==> flow/design.v (excerpt) <==
module top_module (
    input clk,
    input rst,
    output [18:0] imem_addr,               
    input  [18:0] imem_rdata,              
    output [8:0]  dmem_addr,               
    input  [18:0] dmem_rdata,              
    output [18:0] dmem_wdata,              
    output        dmem_we,                 
    output        halt                     
);
make LEC_CHECK=0 ABC_AREA=0 CAP_MARGIN=20 CELL_PAD_IN_SITES_DETAIL_PLACEMENT=1 CELL_PAD_IN_SITES_GLOBAL_PLACEMENT=2 CORE_ASPECT_RATIO=0.81 CORE_MARGIN=2 CORE_UTILIZATION=17 CTS_CLUSTER_SIZE=96 GPL_ROUTABILITY_DRIVEN=1 GPL_TIMING_DRIVEN=0 HOLD_SLACK_MARGIN=0.17 MAX_ROUTING_LAYER=met4 MIN_ROUTING_LAYER=met2 PLACE_DENSITY_LB_ADDON=0.0 SLEW_MARGIN=35 finish   # period 60.5 ns
run.sh (not shown) runs the stock make flow with config.mk's settings and CLKGATE_MAP_FILE=.
Then changed:
ABC_AREA = not set   (was 0)
CELL_PAD_IN_SITES_DETAIL_PLACEMENT = not set   (was 1)
CORE_ASPECT_RATIO = not set   (was 0.81)
CORE_UTILIZATION = 40   (was 17)
CTS_CLUSTER_SIZE = not set   (was 96)
GPL_ROUTABILITY_DRIVEN = not set   (was 1)
GPL_TIMING_DRIVEN = not set   (was 0)
HOLD_SLACK_MARGIN = not set   (was 0.17)
MAX_ROUTING_LAYER = not set   (was met4)
MIN_ROUTING_LAYER = not set   (was met2)
PLACE_DENSITY_LB_ADDON = not set   (was 0.0)
SETUP_SLACK_MARGIN = 1.32   (was not set)
clock period = 39.2 ns   (was 60.5 ns; I/O delays follow)
After rerunning:
- The new run completed with no timing, DRC or antenna violations
- final area grows by 0.47%
- worst setup slack got worse by 1.2 ns
- hold slack got worse by 0.013 ns
- non-clock buffer count grows by 167
- clock skew shrinks by 0.013 ns
- synthesized area does not change
- critical path depth shrinks by 3

Starting RTL as in the previous note.
clock: 39.2 ns
lec_check: 0
abc_area: 1
cap_margin: 20
cell_pad_in_sites_global_placement: 2
core_margin: 2
core_utilization: 40
cts_cluster_size: 96
gpl_routability_driven: 0
setup_slack_margin: 1.32
slew_margin: 35
Next try:
ABC_AREA = not set   (was 1)
CELL_PAD_IN_SITES_GLOBAL_PLACEMENT = not set   (was 2)
CORE_UTILIZATION = 53   (was 40)
CTS_CLUSTER_SIZE = not set   (was 96)
GPL_ROUTABILITY_DRIVEN = not set   (was 0)
SETUP_SLACK_MARGIN = not set   (was 1.32)
SLEW_MARGIN = 20   (was 35)
clock period = 16.5 ns   (was 39.2 ns; I/O delays follow)
The new run finished with setup timing left. Synthesized cell count decreases by 16%. Cell count decreases by 5.7%. Die area decreases by 24%. Register-to-register slack got worse by 23000 ps. Count of clock-buffer cells in the layout decreases by 10. Maximum frequency decreases by 1.4%. Clock skew decreases by 20 ps. Critical path depth decreases by 87. Worst hold slack got worse by 16 ps. Core utilization increases by 25 points.
Next try:
CORE_MARGIN = 5   (was 2)
CORE_UTILIZATION = 40   (was 53)
SETUP_SLACK_MARGIN = 5.0   (was not set)
clock period = 38.5 ns   (was 16.5 ns; I/O delays follow)
=>
- With this change the flow passed the timing, DRC and antenna checks
- non-clock buffer count went down by 824
- wire length shrinks by 3.8%
- register-to-register slack improves by 21000 ps
- cell count came out lower by 7.1%
Next try:
CORE_MARGIN = 2   (was 5)
CORE_UTILIZATION = 15   (was 40)
SETUP_SLACK_MARGIN = not set   (was 5.0)
clock period = 47.2 ns   (was 38.5 ns; I/O delays follow)
Effect:
- The new run finished with timing, DRC and antenna clean
- utilization fell by 32 points
- clock-buffer cell count rose by 8
Next try:
ABC_AREA = 1   (was not set)
CORE_ASPECT_RATIO = 0.5   (was not set)
CORE_UTILIZATION = 69   (was 15)
CTS_CLUSTER_SIZE = 96   (was not set)
TNS_END_PERCENT = 15   (was not set)
clock period = 11.8 ns   (was 47.2 ns; I/O delays follow)
Now the flow failed in 5_1_grt (GRT-0116).
Die size drops by 78%.
Synthesized area falls by 0.53%.
Synthesized cell count climbs by 19%.
Next try:
ABC_AREA = not set   (was 1)
CORE_ASPECT_RATIO = not set   (was 0.5)
CORE_UTILIZATION = 38   (was 69)
CTS_CLUSTER_SIZE = not set   (was 96)
TNS_END_PERCENT = not set   (was 15)
clock period = 38.0 ns   (was 11.8 ns; I/O delays follow)
Effect: The new run went through all stages and came out clean; die area climbs by 81%; area after synthesis climbs by 0.53%; synthesized cell count drops by about 16%.

## v17
Starting RTL as in the previous note.
clock: 39.5 ns
lec_check: 0
abc_area: 1
cap_margin: 20
core_margin: 2
core_utilization: 72
cts_cluster_diameter: 233
cts_cluster_size: 79
hold_slack_margin: -0.08
place_density_lb_addon: 0.01
setup_slack_margin: 3.8
slew_margin: 20
tns_end_percent: 5
v17 did not finish: a tool error stopped it during 5_1_grt.
### v17 -> v4
- TNS_END_PERCENT removed (was 5)
- PLACE_DENSITY_LB_ADDON removed (was 0.01)
- HOLD_SLACK_MARGIN removed (was -0.08)
- CTS_CLUSTER_SIZE removed (was 79)
- ABC_AREA removed (was 1)
- SETUP_SLACK_MARGIN removed (was 3.8)
- CORE_UTILIZATION changed from 72 to 40
- CTS_CLUSTER_DIAMETER removed (was 233)
- the clock period (ns, I/O delays scaled along) changed from 39.5 to 38.0
Findings:
- v4 completed; timing, DRC and antenna clean
- Looking at final weighted congestion in routability-driven placement, v4 sits 0.079 below v17.
- In the flow results for v17 and v4, the area after synthesis is smaller on v17.
- The gate count of the mapped netlist of v4 falls short of that of v17 by 16%.
- Instance area after placement went up by a few percent going from v17 to v4.
- Between v4 and v17, the register share after synthesis figures differ only marginally.
- Diff v17 -> v4: adder-cell share of the synthesized area neither gained nor lost much, post-CTS setup repair buffer count lost 126, die size picked up an extra about 80%, floorplan utilization lost 33 points.
[inputs] v56 vs v4
- setting SETUP_SLACK_MARGIN to 3.18 for the first time
- changing CORE_UTILIZATION from 40 to 56
- setting TNS_END_PERCENT to 5 for the first time
- changing the clock period (ns, I/O delays scaled along) from 38.0 to 16.5
Findings:
The final report for v56 shows a completed flow and a layout that fails verification, specifically negative setup slack.
Clock latency on the worst-skew pair of v56 is on par with v4.
In the metrics for v4 and v56, the one carrying the lower multi-input gate share of the layout cell area is v56.
End point of the critical path = RF.registers[10][0]: v56; end point of the critical path = RF.registers[1][0]: v4
v56: routed metal-1 wirelength about 9% below v4
Of v4 and v56, the run reporting the lower total via count after detailed routing was v4.
Relative to v4, the pin count of the biggest net entering global routing measured on v56 has increased by more than a quarter.
Share of the clock period used by the worst path (higher): v56
Looking only at routed length on met3, and setting everything else aside, the higher value of v4 and v56 goes to v56.
Summary of v56 over v4: total non-filler cell area in the finished layout went up by 6200 µm², first-pass detailed-route iteration total shows an increase of 3, post-CTS repair timing setup buffer count up 131.
Inputs modified between v56 and v9:
- clearing SETUP_SLACK_MARGIN, which used to be 3.18
- swapping 56 for 59 in CORE_UTILIZATION
- swapping 16.5 for 36.1 in the clock period (ns, I/O delays scaled along)
--- outcome ---
Compared with v56, in v9 iteration tally of the first detailed-router pass increased by 1 relative to the old numbers, clock-buffer cell count higher.
Sequential share of layout area: v9 vs v56 up 2.6 points
v56 and v9: no clean run
From the logs: v9 reached the end of the flow and failed the layout checks with negative setup slack.
Summary of v9 over v56: final wirelength lost 9.4%; routed wire length per instance picked up an extra 1.5%; number of antenna violations at the first check in global routing picked up an extra 3.

try-ember:
The RTL this note starts from:
==> flow/design.v <==
module alu (
    input  [18:0] a,
    input  [18:0] b,
    input  [4:0]  opcode,
    output reg [37:0] outau
);
always @(*) begin
    case (opcode)
        5'b00000: outau = {19'b0, a + b};         
        5'b00001: outau = {19'b0, a - b};         
        5'b00010: outau = a * b;                  
        5'b00011: outau = (b != 0) ? {19'b0, a / b} : 38'b0;  
        5'b00100: outau = {19'b0, a + 19'd1};     
        5'b00101: outau = {19'b0, a - 19'd1};     
        5'b00110: outau = {19'b0, a & b};         
        5'b00111: outau = {19'b0, a | b};         
        5'b01000: outau = {19'b0, a ^ b};         
        5'b01001: outau = {19'b0, ~a};            
        default : outau = 38'b0;                  
    endcase
end
endmodule
module program_counter (
    input clk,
    input rst,
    input pc_enable,
    input [1:0] pc_sel,            
    input [18:0] target_addr,      
    output reg [18:0] pc
);
always @(posedge clk or posedge rst) begin
    if (rst) begin
        pc <= 19'd0;
    end 
    else if (pc_enable) begin
        case (pc_sel)
            2'b00: pc <= pc + 1;         
            2'b01: pc <= target_addr;        
            2'b10: pc <= target_addr;        
            2'b11: pc <= target_addr;        
        endcase
    end
end
endmodule
module inst_reg (
    input clk,
    input load_IR,
    input [18:0] ins,               
    output reg [4:0] opcode,        
    output reg [3:0] rs1, rs2, rd,  
    output reg [13:0] addr_imm,     
    output reg [5:0] branch_offset  
);
    localparam OPC_ADD   = 5'd0,
               OPC_SUB   = 5'd1,
               OPC_MUL   = 5'd2,
               OPC_DIV   = 5'd3,
               OPC_INC   = 5'd4,
               OPC_DEC   = 5'd5,
               OPC_AND   = 5'd6,
               OPC_OR    = 5'd7,
               OPC_XOR   = 5'd8,
               OPC_NOT   = 5'd9,
               OPC_LD    = 5'd10,
               OPC_ST    = 5'd11,
               OPC_BEQ   = 5'd12,
               OPC_BNE   = 5'd13,
               OPC_JMP   = 5'd14,
               OPC_CALL  = 5'd15;
    always @(posedge clk) begin
        if (load_IR) begin
            opcode <= ins[18:14];
            rs1 <= 4'd0;
            rs2 <= 4'd0;
            rd <= 4'd0;
            addr_imm <= 14'd0;
            branch_offset <= 6'd0;
            case (ins[18:14])
                OPC_ADD, OPC_SUB, OPC_MUL, OPC_DIV,
                OPC_INC, OPC_DEC, OPC_AND, OPC_OR,
                OPC_XOR, OPC_NOT: begin
                    rs1 <= ins[13:10];
                    rs2 <= ins[9:6];
                    rd  <= ins[5:2];
                end
                OPC_LD, OPC_ST: begin
                    rs1 <= ins[13:10];             
                    rs2 <= ins[9:6];               
                    addr_imm <= {8'd0, ins[5:0]};  
                end
                OPC_BEQ, OPC_BNE: begin
                    rs1 <= ins[13:10];            
                    rs2 <= ins[9:6];              
                    branch_offset <= ins[5:0];    
                end
                OPC_JMP, OPC_CALL: begin
                    addr_imm <= ins[13:0];        
                end
                default: begin
                end
            endcase
        end
    end
endmodule
module reg_file (
    input clk,
    input rst,
    input reg_write,                  
    input [4:0] read_reg1,            
    input [4:0] read_reg2,            
    input [4:0] write_reg,            
    input [18:0] write_data,          
    output [18:0] read_data1,         
    output [18:0] read_data2          
);
    reg [18:0] registers [0:31];
    assign read_data1 = registers[read_reg1];
    assign read_data2 = registers[read_reg2];
    integer i;
    always @(posedge clk or posedge rst) begin
        if (rst) begin
            for (i = 0; i < 32; i = i + 1)
                registers[i] <= 19'd0;
        end else if (reg_write) begin
                        registers[write_reg] <= write_data;
        end
    end
endmodule
module control_unit (
    input clk, rst,
    input [4:0] opcode,                     	 
    input regs_equal,				 
    output reg mem_read,			 
    output reg mem_write,			 
    output reg reg_write,			 
    output reg load_IR,				 
    output reg pc_enable,			 
    output reg [4:0] ALU_op,			 
    output reg [1:0] pc_sel,			 
    output halted				 
);
    parameter FETCH = 3'b000, EXECUTE = 3'b001, MEMORY = 3'b010,
              WRITBK = 3'b011, CONTROL = 3'b100, HALT = 3'b101;
    reg [2:0] state, next_state;
    assign halted = (state == HALT);
    always @(posedge clk or posedge rst) begin
        if (rst)
            state <= FETCH;
        else
            state <= next_state;
    end
    always @(*) begin
        case (state)
            FETCH: next_state = EXECUTE;
            EXECUTE: begin
                case (opcode)
                    5'b01010, 5'b01011: next_state = MEMORY;   				 
                    5'b01100, 5'b01101, 5'b01110, 5'b01111: next_state = CONTROL;	 
                    5'b00000, 5'b00001, 5'b00010, 5'b00011, 5'b00100,
                    5'b00101, 5'b00110, 5'b00111, 5'b01000, 5'b01001: next_state = WRITBK;  
                    5'b11111: next_state = HALT;					 
                    default: next_state = FETCH;					 
                endcase
            end
            MEMORY: begin
                if (opcode == 5'b01010)
                    next_state = WRITBK;	  
                else
                    next_state = FETCH;  	 
            end
            WRITBK: next_state = FETCH;
            CONTROL: next_state = FETCH;
            HALT: next_state = HALT;
            default: next_state = FETCH;
        endcase
    end
    always @(*) begin
        mem_read = 0;
        mem_write = 0;
        reg_write = 0;
        load_IR = 0;
        pc_enable = 0;
        ALU_op = 5'b00000;
        pc_sel = 2'b00;
        case (state)
            FETCH: begin
                mem_read = 1;
                load_IR = 1;
                pc_enable = 1;
                pc_sel = 2'b00;
            end
            EXECUTE: begin
                ALU_op = opcode;
            end
            MEMORY: begin
                if (opcode == 5'b01010)
                    mem_read = 1;        
                else
                    mem_write = 1;       
            end
            WRITBK: begin
                ALU_op = opcode;
                if (opcode != 5'b01011)  
                    reg_write = 1;
            end
            CONTROL: begin
                case (opcode)
                    5'b01100: begin pc_enable = regs_equal;  pc_sel = 2'b01; end  
                    5'b01101: begin pc_enable = !regs_equal; pc_sel = 2'b01; end  
                    5'b01110, 5'b01111: begin pc_enable = 1; pc_sel = 2'b10; end  
                    default: ;
                endcase
            end
            default: ;
        endcase
    end
endmodule
module top_module (
    input clk,
    input rst,
    output [18:0] imem_addr,               
    input  [18:0] imem_rdata,              
    output [8:0]  dmem_addr,               
    input  [18:0] dmem_rdata,              
    output [18:0] dmem_wdata,              
    output        dmem_we,                 
    output        halt                     
);
    wire [4:0] opcode;
    wire [3:0] rs1, rs2, rd;
    wire [13:0] addr_imm;
    wire [5:0] branch_offset;
    wire [4:0] alu_opcode;
    wire [1:0] pc_sel;
    wire [18:0] reg_data1, reg_data2;
    wire [37:0] alu_result;
    wire mem_read, mem_write, reg_write, load_IR, pc_enable;
    wire [18:0] pc_value;
    wire [18:0] target_addr;
    reg [18:0] mem_read_data;
    always @(posedge clk) begin
        if (mem_read)
            mem_read_data <= dmem_rdata;
    end
    wire is_load = (opcode == 5'b01010);
    wire [3:0]  wb_reg  = is_load ? rs2 : rd;
    wire [18:0] wb_data = is_load ? mem_read_data : alu_result[18:0];
    wire [18:0] ea      = reg_data1 + {5'd0, addr_imm};
    assign imem_addr  = pc_value;
    assign dmem_addr  = ea[8:0];
    assign dmem_wdata = reg_data2;
    assign dmem_we    = mem_write;
    assign target_addr = (pc_sel == 2'b01) ? (pc_value + {{13{branch_offset[5]}}, branch_offset}) : {5'd0, addr_imm};
    program_counter PC (
        .clk(clk),
        .rst(rst),
        .pc_enable(pc_enable),
        .pc_sel(pc_sel),
        .target_addr(target_addr),
        .pc(pc_value)
    );
    inst_reg IR (
        .clk(clk),
        .load_IR(load_IR),
        .ins(imem_rdata),
        .opcode(opcode),
        .rs1(rs1),
        .rs2(rs2),
        .rd(rd),
        .addr_imm(addr_imm),
        .branch_offset(branch_offset)
    );
    control_unit CU (
        .clk(clk),
        .rst(rst),
        .opcode(opcode),
        .regs_equal(reg_data1 == reg_data2),
        .mem_read(mem_read),
        .mem_write(mem_write),
        .reg_write(reg_write),
        .load_IR(load_IR),
        .pc_enable(pc_enable),
        .ALU_op(alu_opcode),
        .pc_sel(pc_sel),
        .halted(halt)
    );
    reg_file RF (
        .clk(clk),
        .rst(rst),
        .reg_write(reg_write),
        .read_reg1({1'b0, rs1}),
        .read_reg2({1'b0, rs2}),
        .write_reg({1'b0, wb_reg}),
        .write_data(wb_data),
        .read_data1(reg_data1),
        .read_data2(reg_data2)
    );
    alu ALU (
        .a(reg_data1),
        .b(reg_data2),
        .opcode(alu_opcode),
        .outau(alu_result)
    );
endmodule
==> flow/config.mk <==
export PLATFORM = sky130hd
export DESIGN_NAME = top_module
export DESIGN_NICKNAME = top_module
export VERILOG_FILES = /design/flow/design.v
export SDC_FILE = /design/flow/constraint.sdc
export NUM_CORES = 4
export LEC_CHECK = 0
export CAP_MARGIN = 20
export CORE_MARGIN = 2
export CORE_UTILIZATION = 72
export CTS_CLUSTER_DIAMETER = 233
export HOLD_SLACK_MARGIN = -0.08
export SETUP_SLACK_MARGIN = 3.8
export SLEW_MARGIN = 20
export TNS_END_PERCENT = 5
==> flow/constraint.sdc <==
create_clock -name core_clock -period 39.5 [get_ports {clk}]
set_input_delay 7.9000 -clock core_clock [delete_from_list [all_inputs] [get_ports {clk}]]
set_output_delay 7.9000 -clock core_clock [all_outputs]
set_load 0.01 [all_outputs]
try-ember reached the final stage; the timing, DRC and antenna checks on its layout passed.
Setup changes, try-ember to try-nickel
--- a/flow/config.mk
+++ b/flow/config.mk
@@ -9,7 +9,4 @@
 export CORE_MARGIN = 2
-export CORE_UTILIZATION = 72
-export CTS_CLUSTER_DIAMETER = 233
-export HOLD_SLACK_MARGIN = -0.08
-export SETUP_SLACK_MARGIN = 3.8
+export CORE_UTILIZATION = 66
+export SETUP_SLACK_MARGIN = 4.29
 export SLEW_MARGIN = 20
-export TNS_END_PERCENT = 5
==> flow/constraint.sdc <==
create_clock -name core_clock -period 38.5 [get_ports {clk}]
set_input_delay 7.7000 -clock core_clock [delete_from_list [all_inputs] [get_ports {clk}]]
set_output_delay 7.7000 -clock core_clock [all_outputs]
set_load 0.01 [all_outputs]
### Flow results
- Flow for try-nickel halted at global routing (5_1_grt), error code GRT-0232.
- Having completed the whole flow, try-ember delivered a layout that passed the timing, DRC and antenna checks.
- NOTE: clock buffer count from CTS in try-nickel exceeds that of try-ember
- In try-nickel, placeable core region is higher than in try-ember.
- Comparing try-nickel and try-ember, the higher buffers inserted during post-CTS setup optimization was measured on try-nickel.
- try-nickel: number of placed cells counting well taps 124 above try-ember
- Going from try-ember to try-nickel, the effective utilization at floorplan was found to have gone down by 5.5 points.
- Looking only at post-placement cell area, and setting everything else aside, the higher value of try-nickel and try-ember goes to try-nickel.
- Sort try-nickel and try-ember by pre-CTS setup slack, ascending, and try-nickel comes first.
- Cmp try-nickel and try-ember / number of core rows / lower: try-ember
- Relative to try-ember, HPWL after detailed placement has increased by 5.1% in try-nickel.
- For the die area, try-nickel came in about 9% higher than try-ember did.
Inputs modified between try-nickel and try-pepper:
--- a/flow/config.mk
+++ b/flow/config.mk
@@ -8,5 +8,8 @@
 export CAP_MARGIN = 20
-export CORE_MARGIN = 2
-export CORE_UTILIZATION = 66
-export SETUP_SLACK_MARGIN = 4.29
+export CORE_MARGIN = 8
+export CORE_UTILIZATION = 40
+export GPL_TIMING_DRIVEN = 0
+export MIN_ROUTING_LAYER = met2
+export PLACE_DENSITY = 0.71
+export SETUP_SLACK_MARGIN = -1.11
 export SLEW_MARGIN = 20
[summary]
- Number of buffers added for setup after CTS sits lower in try-pepper than in try-nickel.
- try-pepper: it failed with a tool error in global routing (5_1_grt), so there are no final results.
- Against try-nickel, try-pepper comes in 163 higher on number of gates resized after CTS.
- Boundary pin count came out exactly the same in try-nickel and try-pepper.
For try-quartz, these inputs were changed with respect to try-pepper:
--- a/flow/config.mk
+++ b/flow/config.mk
@@ -8,8 +8,4 @@
 export CAP_MARGIN = 20
-export CORE_MARGIN = 8
+export CORE_MARGIN = 2
 export CORE_UTILIZATION = 40
-export GPL_TIMING_DRIVEN = 0
-export MIN_ROUTING_LAYER = met2
-export PLACE_DENSITY = 0.71
-export SETUP_SLACK_MARGIN = -1.11
 export SLEW_MARGIN = 20
### Flow results
try-quartz: PASS, flow complete, no timing, DRC or antenna violations. Final weighted congestion in routability-driven placement down about 17% in try-quartz wrt try-pepper. Going from try-pepper to try-quartz, number of gates given a new drive strength after cts shrinks by about 90%. Going from try-pepper to try-quartz, placed instance count grew slightly. Compared with try-pepper, in try-quartz placed standard-cell area +2.0%, placement-stage worst setup slack went up by 14.69 ns, number of hold buffers added after cts ~0 delta. try-quartz vs try-pepper — chip width dropped by a few percent. From try-quartz to try-pepper, maximum level of the CTS H-tree did not move at all. Die area | try-quartz < try-pepper. Synthesized-area fraction occupied by adder cells across try-pepper and try-quartz: no real change.
--- input diff try-quartz..try-violet ---
--- a/flow/config.mk
+++ b/flow/config.mk
@@ -7,5 +7,7 @@
 export LEC_CHECK = 0
+export ABC_AREA = 1
 export CAP_MARGIN = 20
 export CORE_MARGIN = 2
-export CORE_UTILIZATION = 40
+export CORE_UTILIZATION = 64
+export CTS_CLUSTER_SIZE = 96
 export SLEW_MARGIN = 20
==> flow/constraint.sdc <==
create_clock -name core_clock -period 11.8 [get_ports {clk}]
set_input_delay 2.3600 -clock core_clock [delete_from_list [all_inputs] [get_ports {clk}]]
set_output_delay 2.3600 -clock core_clock [all_outputs]
set_load 0.01 [all_outputs]
==> results <==
In the tables for try-quartz and try-violet, total cell area reported by yosys after synthesis reads higher with try-quartz. Summary — initial cell density of the core, try-violet relative to try-quartz: higher, by 24 points. Stage in which a tool error killed try-violet: global routing (5_1_grt). Relative to try-quartz, routability congestion estimate from global placement increased by 8.3% in try-violet. try-quartz → try-violet: post-synthesis share of cell area spent on full adders, half adders and majority gates held steady; async set-or-reset flop fraction in the synthesized netlist held steady. try-violet ends up with a estimated wirelength of the detail-placed design that is 3.4% higher than in try-quartz.
Inputs modified between try-violet and try-garnet:
--- a/flow/config.mk
+++ b/flow/config.mk
@@ -7,7 +7,7 @@
 export LEC_CHECK = 0
-export ABC_AREA = 1
 export CAP_MARGIN = 20
 export CORE_MARGIN = 2
-export CORE_UTILIZATION = 64
-export CTS_CLUSTER_SIZE = 96
+export CORE_UTILIZATION = 66
+export CTS_CLUSTER_SIZE = 39
+export MAX_ROUTING_LAYER = met4
 export SLEW_MARGIN = 20
==> flow/constraint.sdc <==
create_clock -name core_clock -period 16.5 [get_ports {clk}]
set_input_delay 3.3000 -clock core_clock [delete_from_list [all_inputs] [get_ports {clk}]]
set_output_delay 3.3000 -clock core_clock [all_outputs]
set_load 0.01 [all_outputs]
## What came out
NOTE post-CTS setup repair buffer count try-violet->try-garnet decreased by more than half. try-violet has lower pre-CTS setup slack than try-garnet. Diff try-violet -> try-garnet: synthesized area divided by synthesized cell count rose by about 20%, instance count of the mapped netlist lower. The floorplan core area in try-garnet sits 2100 um2 below the value recorded for try-violet. try-garnet: multiplexer fraction of the synthesized cell area is 5.0 points higher than what try-violet reported. Against try-violet, chip footprint in try-garnet came out better. global routing (5_1_grt): try-garnet exited with error. Number of different library cells in the post-synthesis netlist, try-garnet and try-violet: smaller value in try-violet.
